==> 11-02: inputs <==
==> flow/design.v <==
module HA (input logic a, b, output logic s, c );
    assign s = a ^ b;
    assign c = a & b;
endmodule
module mBB (
    input  logic       en,
    input  logic [1:0] a, b, sel,
    output logic [3:0] p
);
    localparam UxU = 2'b00;
    localparam UxS = 2'b01;
    localparam SxU = 2'b10;
    localparam SxS = 2'b11;
    logic [1:0] ai, bi;
    logic [3:0] pi;
    assign ai = (!en)? 0 : (sel==UxS)? b : a;
    assign bi = (!en)? 0 : (sel==UxS)? a : b;
    logic [1:0] pp0, pp1;
    assign pp0 = { (ai[1] & bi[0]), (ai[0] & bi[0]) };
    assign pp1 = { (ai[1] & bi[1]), (ai[0] & bi[1]) };
    assign pi[0] = pp0[0];
    logic HA_p1_co;
    HA HA_p1(
        .a((sel==0)? pp0[1] : ~pp0[1]),
        .b((sel==0)? pp1[0] : ~pp1[0]),
        .c(HA_p1_co),
        .s(pi[1]));
    logic HA_p2_1_co, HA_p2_1_s;
    HA HA_p2_1(
        .a(1'b1),
        .b(pp1[1]),
        .c(HA_p2_1_co),
        .s(HA_p2_1_s));
    logic HA_p2_0_a, p3_0;
    assign HA_p2_0_a = (sel==0)? pp1[1] : HA_p2_1_s;
    HA HA_p2_0(
        .a(HA_p2_0_a),
        .b(HA_p1_co),
        .c(p3_0),
        .s(pi[2]));
    assign pi[3] = (sel==0)? p3_0: ~(HA_p2_1_co | p3_0);
    always @(*) begin
        if (en) begin
            case (sel)
                UxU, SxS: p <= pi;
                UxS, SxU: p <= (~bi[1])? pi : 
                        {(pi[3] ^ ai[1]) ^ (pi[2] & ai[0]),  
                         (pi[2] ^ ai[0]) ,  pi[1:0]};        
            endcase
        end else begin
            p <= 4'b0; 
        end
    end
endmodule
module mFU (
    input  logic        clk, nrst,
    input  logic [ 7:0] a, b,
    input  logic [ 1:0] mode,
    output logic [15:0] p
);
    localparam _8x8 = 2'b00;
    localparam _4x4 = 2'b01;
    localparam _2x2 = 2'b10;
    localparam NOOP = 2'b11;
    logic [15:0] en;
    always @(*) begin
        case (mode)
            _8x8: en = 16'b1111_1111_1111_1111;
            _4x4: en = 16'b1111_0000_0000_1111;
            _2x2: en = 16'b1001_0000_0000_1001; 
            default: en = 16'b0;
        endcase
    end
    logic [31:0] sel;
    always @(*) begin
        case (mode)
            _8x8: sel = 32'b11100100_10100000_01000100_00000000;
            _4x4: sel = 32'b11100100_00000000_00000000_11100100;
            _2x2: sel = 32'b11000011_00000000_00000000_11000011; 
            default: sel = 32'b0;
        endcase
    end
    logic [3:0] p0_ll, p0_hl, p0_lh, p0_hh;
    logic [3:0] p1_ll, p1_hl, p1_lh, p1_hh;
    logic [3:0] p2_ll, p2_hl, p2_lh, p2_hh;
    logic [3:0] p3_ll, p3_hl, p3_lh, p3_hh;
    mBB mbb_0_hh(.en(en[15]), .a(a[7:6]), .b(b[7:6]), .sel(sel[31:30]), .p(p0_hh));
    mBB mbb_0_hl(.en(en[14]), .a(a[7:6]), .b(b[5:4]), .sel(sel[29:28]), .p(p0_hl));
    mBB mbb_0_lh(.en(en[13]), .a(a[5:4]), .b(b[7:6]), .sel(sel[27:26]), .p(p0_lh));
    mBB mbb_0_ll(.en(en[12]), .a(a[5:4]), .b(b[5:4]), .sel(sel[25:24]), .p(p0_ll));
    mBB mbb_1_hh(.en(en[11]), .a(a[7:6]), .b(b[3:2]), .sel(sel[23:22]), .p(p1_hh));
    mBB mbb_1_hl(.en(en[10]), .a(a[7:6]), .b(b[1:0]), .sel(sel[21:20]), .p(p1_hl));
    mBB mbb_1_lh(.en(en[ 9]), .a(a[5:4]), .b(b[3:2]), .sel(sel[19:18]), .p(p1_lh));
    mBB mbb_1_ll(.en(en[ 8]), .a(a[5:4]), .b(b[1:0]), .sel(sel[17:16]), .p(p1_ll));
    mBB mbb_2_hh(.en(en[ 7]), .a(a[3:2]), .b(b[7:6]), .sel(sel[15:14]), .p(p2_hh));
    mBB mbb_2_hl(.en(en[ 6]), .a(a[3:2]), .b(b[5:4]), .sel(sel[13:12]), .p(p2_hl));
    mBB mbb_2_lh(.en(en[ 5]), .a(a[1:0]), .b(b[7:6]), .sel(sel[11:10]), .p(p2_lh));
    mBB mbb_2_ll(.en(en[ 4]), .a(a[1:0]), .b(b[5:4]), .sel(sel[ 9: 8]), .p(p2_ll));
    mBB mbb_3_hh(.en(en[ 3]), .a(a[3:2]), .b(b[3:2]), .sel(sel[ 7: 6]), .p(p3_hh));
    mBB mbb_3_hl(.en(en[ 2]), .a(a[3:2]), .b(b[1:0]), .sel(sel[ 5: 4]), .p(p3_hl));
    mBB mbb_3_lh(.en(en[ 1]), .a(a[1:0]), .b(b[3:2]), .sel(sel[ 3: 2]), .p(p3_lh));
    mBB mbb_3_ll(.en(en[ 0]), .a(a[1:0]), .b(b[1:0]), .sel(sel[ 1: 0]), .p(p3_ll));
    logic [7:0] p0, p1, p2, p3;
    logic p1_lh_ex, p2_hl_ex;
    logic p3_hl_ex, p3_lh_ex;
    assign p1_lh_ex = (mode==_8x8)? 0 : p1_lh[3];
    assign p2_hl_ex = (mode==_8x8)? 0 : p2_hl[3];
    assign p3_hl_ex = (mode==_8x8)? 0 : p3_hl[3];
    assign p3_lh_ex = (mode==_8x8)? 0 : p3_lh[3];
    assign p0 = {p0_hh,p0_ll} + { { {2{p0_hl[3]}} , p0_hl } + { {2{p0_lh[3]}} , p0_lh } , 2'b00};
    assign p1 = {p1_hh,p1_ll} + { { {2{p1_hl[3]}} , p1_hl } + { {2{p1_lh_ex}} , p1_lh } , 2'b00};
    assign p2 = {p2_hh,p2_ll} + { { {2{p2_hl_ex}} , p2_hl } + { {2{p2_lh[3]}} , p2_lh } , 2'b00};
    assign p3 = {p3_hh,p3_ll} + { { {2{p3_hl_ex}} , p3_hl } + { {2{p3_lh_ex}} , p3_lh } , 2'b00};
    always @(*) begin
        if (!nrst) begin
            p = 16'h0;
        end else begin
            case (mode)
                _8x8:    p = { p0, p3 } +  { { {4{p1[7]}} , p1 } + { {4{p2[7]}} , p2 } , 4'b0000 };
                _4x4:    p = {{8{p0[7]}},p0} + {{8{p3[7]}},p3};
                _2x2:    p = {{12{p0_hh[3]}},p0_hh} + {{12{p0_ll[3]}},p0_ll} + {{12{p3_hh[3]}},p3_hh} + {{12{p3_ll[3]}},p3_ll};
                default: p = 16'h0;
            endcase
        end
    end
endmodule
module pe #(
    parameter int DATA_WIDTH = 8
) (
    input logic i_clk, i_nrst, 
    input logic [1:0] i_mode,
    input logic [DATA_WIDTH-1:0] i_ifmap, i_weight,
    input logic [DATA_WIDTH*2-1:0] i_psum,
    input logic i_reg_clear,  
    input logic i_pe_en,   
    input logic i_psum_out_en,
    output logic [DATA_WIDTH-1:0] o_ifmap, o_weight,
    output logic [DATA_WIDTH*2-1:0] o_ofmap
);
    logic [DATA_WIDTH-1:0] reg_ifmap, reg_weight;
    logic [DATA_WIDTH*2-1:0] reg_psum, o_multiplier, reg_psum_out;
    always_ff @(posedge i_clk or negedge i_nrst) begin
        if (~i_nrst) begin
            reg_ifmap <= 0;
            reg_weight <= 0;
        end else begin
            if (i_reg_clear) begin
                reg_ifmap <= 0;
                reg_weight <= 0;
            end else if (i_pe_en) begin
                reg_ifmap <= i_ifmap;
                reg_weight <= i_weight;
            end
        end
    end
    mFU mfu (
        .clk(i_clk),
        .nrst(i_nrst),
        .a(i_ifmap),
        .b(i_weight),
        .mode(i_mode),
        .p(o_multiplier)
    );
    logic write_en;
    assign write_en = i_pe_en & (reg_ifmap != 0 & reg_weight != 0);
    always_ff @(posedge i_clk or negedge i_nrst) begin
        if(~i_nrst) begin
            reg_psum <= 0;
            reg_psum_out <= 0;
        end else begin
            if(i_psum_out_en) begin
                reg_psum_out <= reg_psum;
            end else if (i_reg_clear) begin
                reg_psum <= 0;
                reg_psum_out <= 0;
            end else if(i_pe_en) begin
                reg_psum <= reg_psum + o_multiplier;
            end 
        end
    end
    always_comb begin
        o_ifmap = reg_ifmap;
        o_weight = reg_weight;
        o_ofmap = reg_psum_out;
    end
endmodule
module systolic_array #(
    parameter DATA_WIDTH = 8,
    parameter WIDTH = 2,
    parameter HEIGHT = 2
) (
    input logic i_clk, i_nrst, i_reg_clear, i_pe_en, i_psum_out_en,
    input logic [1:0] i_mode,
    input logic [0:HEIGHT-1][DATA_WIDTH-1:0] i_ifmap, 
    input logic [0:WIDTH-1][DATA_WIDTH-1:0] i_weight,
    output logic [0:HEIGHT-1][DATA_WIDTH*2-1:0] o_ofmap
);
    logic [0:HEIGHT-1][0:WIDTH][DATA_WIDTH-1:0] mat_A;
    logic [0:HEIGHT][0:WIDTH-1][DATA_WIDTH-1:0] mat_B;
    logic [0:HEIGHT-1][0:WIDTH][DATA_WIDTH*2-1:0] mat_C;
    genvar jj;
    generate
        for (jj=0; jj < HEIGHT; jj++) begin : y_ios
            assign mat_A[jj][0] = i_ifmap[jj]; 
            assign o_ofmap[jj] = mat_C[jj][0];
        end
    endgenerate
    genvar ii;
    generate
        for (ii=0; ii < WIDTH; ii++) begin : x_ios
            assign mat_B[0][ii] = i_weight[ii];
        end
    endgenerate
    genvar i, j;
    generate
        for (j=0; j < HEIGHT; j++) begin : y_axis
            for (i=0; i < WIDTH; i++) begin : x_axis
                pe #(
                    .DATA_WIDTH(DATA_WIDTH)
                ) pe_inst (
                    .i_clk(i_clk),
                    .i_nrst(i_nrst),
                    .i_mode(i_mode),
                    .i_ifmap(mat_A[j][i]),
                    .i_weight(mat_B[j][i]),
                    .i_reg_clear(i_reg_clear),
                    .i_pe_en(i_pe_en),
                    .i_psum_out_en(i_psum_out_en),
                    .o_ifmap(mat_A[j][i+1]),
                    .o_weight(mat_B[j+1][i]),
                    .o_ofmap(mat_C[j][i])
                );
            end
        end
    endgenerate
endmodule
module systolic_top (
    input  logic         i_clk,
    input  logic         i_nrst,
    input  logic         i_reg_clear,
    input  logic         i_pe_en,
    input  logic         i_psum_out_en,
    input  logic [1:0]   i_mode,
    input  logic [63:0]  i_ifmap,    
    input  logic [7:0]   i_weight,
    output logic [127:0] o_ofmap     
);
    systolic_array #(
        .DATA_WIDTH(8),
        .WIDTH(1),
        .HEIGHT(8)
    ) systolic_array_inst (
        .i_clk(i_clk),
        .i_nrst(i_nrst),
        .i_mode(i_mode),
        .i_reg_clear(i_reg_clear),
        .i_pe_en(i_pe_en),
        .i_psum_out_en(i_psum_out_en),
        .i_ifmap(i_ifmap),
        .i_weight(i_weight),
        .o_ofmap(o_ofmap)
    );
endmodule
==> flow/run.sh <==
#!/bin/bash
# the make line also repeats each setting of config.mk as NAME=value (left out here)
make -C /OpenROAD-flow-scripts/flow DESIGN_CONFIG=/design/flow/config.mk WORK_HOME=/design/flow/orfs CLKGATE_MAP_FILE= finish
==> flow/config.mk <==
export PLATFORM = sky130hd
export DESIGN_NAME = systolic_top
export DESIGN_NICKNAME = systolic_top
export VERILOG_FILES = /design/flow/design.v
export SDC_FILE = /design/flow/constraint.sdc
export NUM_CORES = 4
export LEC_CHECK = 0
export CAP_MARGIN = 0
export CELL_PAD_IN_SITES_DETAIL_PLACEMENT = 2
export CELL_PAD_IN_SITES_GLOBAL_PLACEMENT = 3
export CORE_ASPECT_RATIO = 0.78
export CORE_MARGIN = 5
export CORE_UTILIZATION = 48
export GPL_ROUTABILITY_DRIVEN = 1
export MAX_ROUTING_LAYER = met4
export MIN_ROUTING_LAYER = met2
export SLEW_MARGIN = 25
export TNS_END_PERCENT = 95
==> flow/constraint.sdc <==
create_clock -name core_clock -period 11.6 [get_ports {i_clk}]
set_input_delay 2.3200 -clock core_clock [delete_from_list [all_inputs] [get_ports {i_clk}]]
set_output_delay 2.3200 -clock core_clock [all_outputs]
set_load 0.01 [all_outputs]
==> 03-12 (differences from 11-02) <==
==> flow/config.mk (replaced) <==
export PLATFORM = sky130hd
export DESIGN_NAME = systolic_top
export DESIGN_NICKNAME = systolic_top
export VERILOG_FILES = /design/flow/design.v
export SDC_FILE = /design/flow/constraint.sdc
export NUM_CORES = 4
export LEC_CHECK = 0
export CAP_MARGIN = 20
export CELL_PAD_IN_SITES_DETAIL_PLACEMENT = 0
export CELL_PAD_IN_SITES_GLOBAL_PLACEMENT = 0
export CORE_MARGIN = 2
export CORE_UTILIZATION = 61
export CTS_CLUSTER_SIZE = 35
export GPL_TIMING_DRIVEN = 1
export MAX_ROUTING_LAYER = met4
export SLEW_MARGIN = 20
==> flow/constraint.sdc (replaced) <==
create_clock -name core_clock -period 5.36 [get_ports {i_clk}]
set_input_delay 1.0720 -clock core_clock [delete_from_list [all_inputs] [get_ports {i_clk}]]
set_output_delay 1.0720 -clock core_clock [all_outputs]
set_load 0.01 [all_outputs]
==> 11-24 (differences from 11-02) <==
==> flow/config.mk (replaced) <==
export PLATFORM = sky130hd
export DESIGN_NAME = systolic_top
export DESIGN_NICKNAME = systolic_top
export VERILOG_FILES = /design/flow/design.v
export SDC_FILE = /design/flow/constraint.sdc
export NUM_CORES = 4
export LEC_CHECK = 0
export CAP_MARGIN = 0
export CORE_MARGIN = 2
export CORE_UTILIZATION = 72
export CTS_CLUSTER_DIAMETER = 400
export CTS_CLUSTER_SIZE = 10
export PLACE_DENSITY_LB_ADDON = 0.19
export SETUP_SLACK_MARGIN = 0.56
export SLEW_MARGIN = 20
==> flow/constraint.sdc (replaced) <==
create_clock -name core_clock -period 5.51 [get_ports {i_clk}]
set_input_delay 1.1020 -clock core_clock [delete_from_list [all_inputs] [get_ports {i_clk}]]
set_output_delay 1.1020 -clock core_clock [all_outputs]
set_load 0.01 [all_outputs]
==> 09-27 (differences from 11-02) <==
==> flow/config.mk (replaced) <==
export PLATFORM = sky130hd
export DESIGN_NAME = systolic_top
export DESIGN_NICKNAME = systolic_top
export VERILOG_FILES = /design/flow/design.v
export SDC_FILE = /design/flow/constraint.sdc
export NUM_CORES = 4
export LEC_CHECK = 0
export CAP_MARGIN = 20
export CORE_MARGIN = 2
export CORE_UTILIZATION = 61
export SLEW_MARGIN = 20
==> flow/constraint.sdc (replaced) <==
create_clock -name core_clock -period 7.79 [get_ports {i_clk}]
set_input_delay 1.5580 -clock core_clock [delete_from_list [all_inputs] [get_ports {i_clk}]]
set_output_delay 1.5580 -clock core_clock [all_outputs]
set_load 0.01 [all_outputs]
==> results <==
Result of the run: 11-02 did not finish; 11-24 did not finish; 09-27 complete, but fails checks; 03-12 did not finish
Failing step: 11-02 global placement without I/O; 11-24 clock tree synthesis; 09-27 -; 03-12 global routing
Reasons for failing layout checks: 11-02 -; 11-24 -; 09-27 negative setup slack; 03-12 -
Post-placement cell area: 11-02 -; 11-24 73200 um2; 09-27 71000 um2; 03-12 74100 um2
Number of H-tree levels: 11-02 -; 11-24 -; 09-27 2; 03-12 2
Initial Utilization: 11-02 0.485; 11-24 0.726; 09-27 0.614; 03-12 0.614
Clk Tree Root Cell: 11-02 -; 11-24 -; 09-27 sky130_fd_sc_hd__clkbuf_16; 03-12 sky130_fd_sc_hd__clkbuf_16
Clock Sink Count: 11-02 -; 11-24 -; 09-27 312; 03-12 312
Post-CTS Setup Inserts: 11-02 -; 11-24 -; 09-27 55; 03-12 120
Y dimension of the die: 11-02 312 um; 11-24 283 um; 09-27 307 um; 03-12 307 um
Clock Tree Buf Depth: 11-02 -; 11-24 -; 09-27 3; 03-12 3
CTS buffer count: 11-02 -; 11-24 -; 09-27 38; 03-12 37
CTS resizes: 11-02 -; 11-24 -; 09-27 235; 03-12 419
Standard-cell row count: 11-02 110; 11-24 102; 09-27 111; 03-12 111
Number of input and output port buffers inserted: 11-02 -; 11-24 206; 09-27 206; 03-12 206
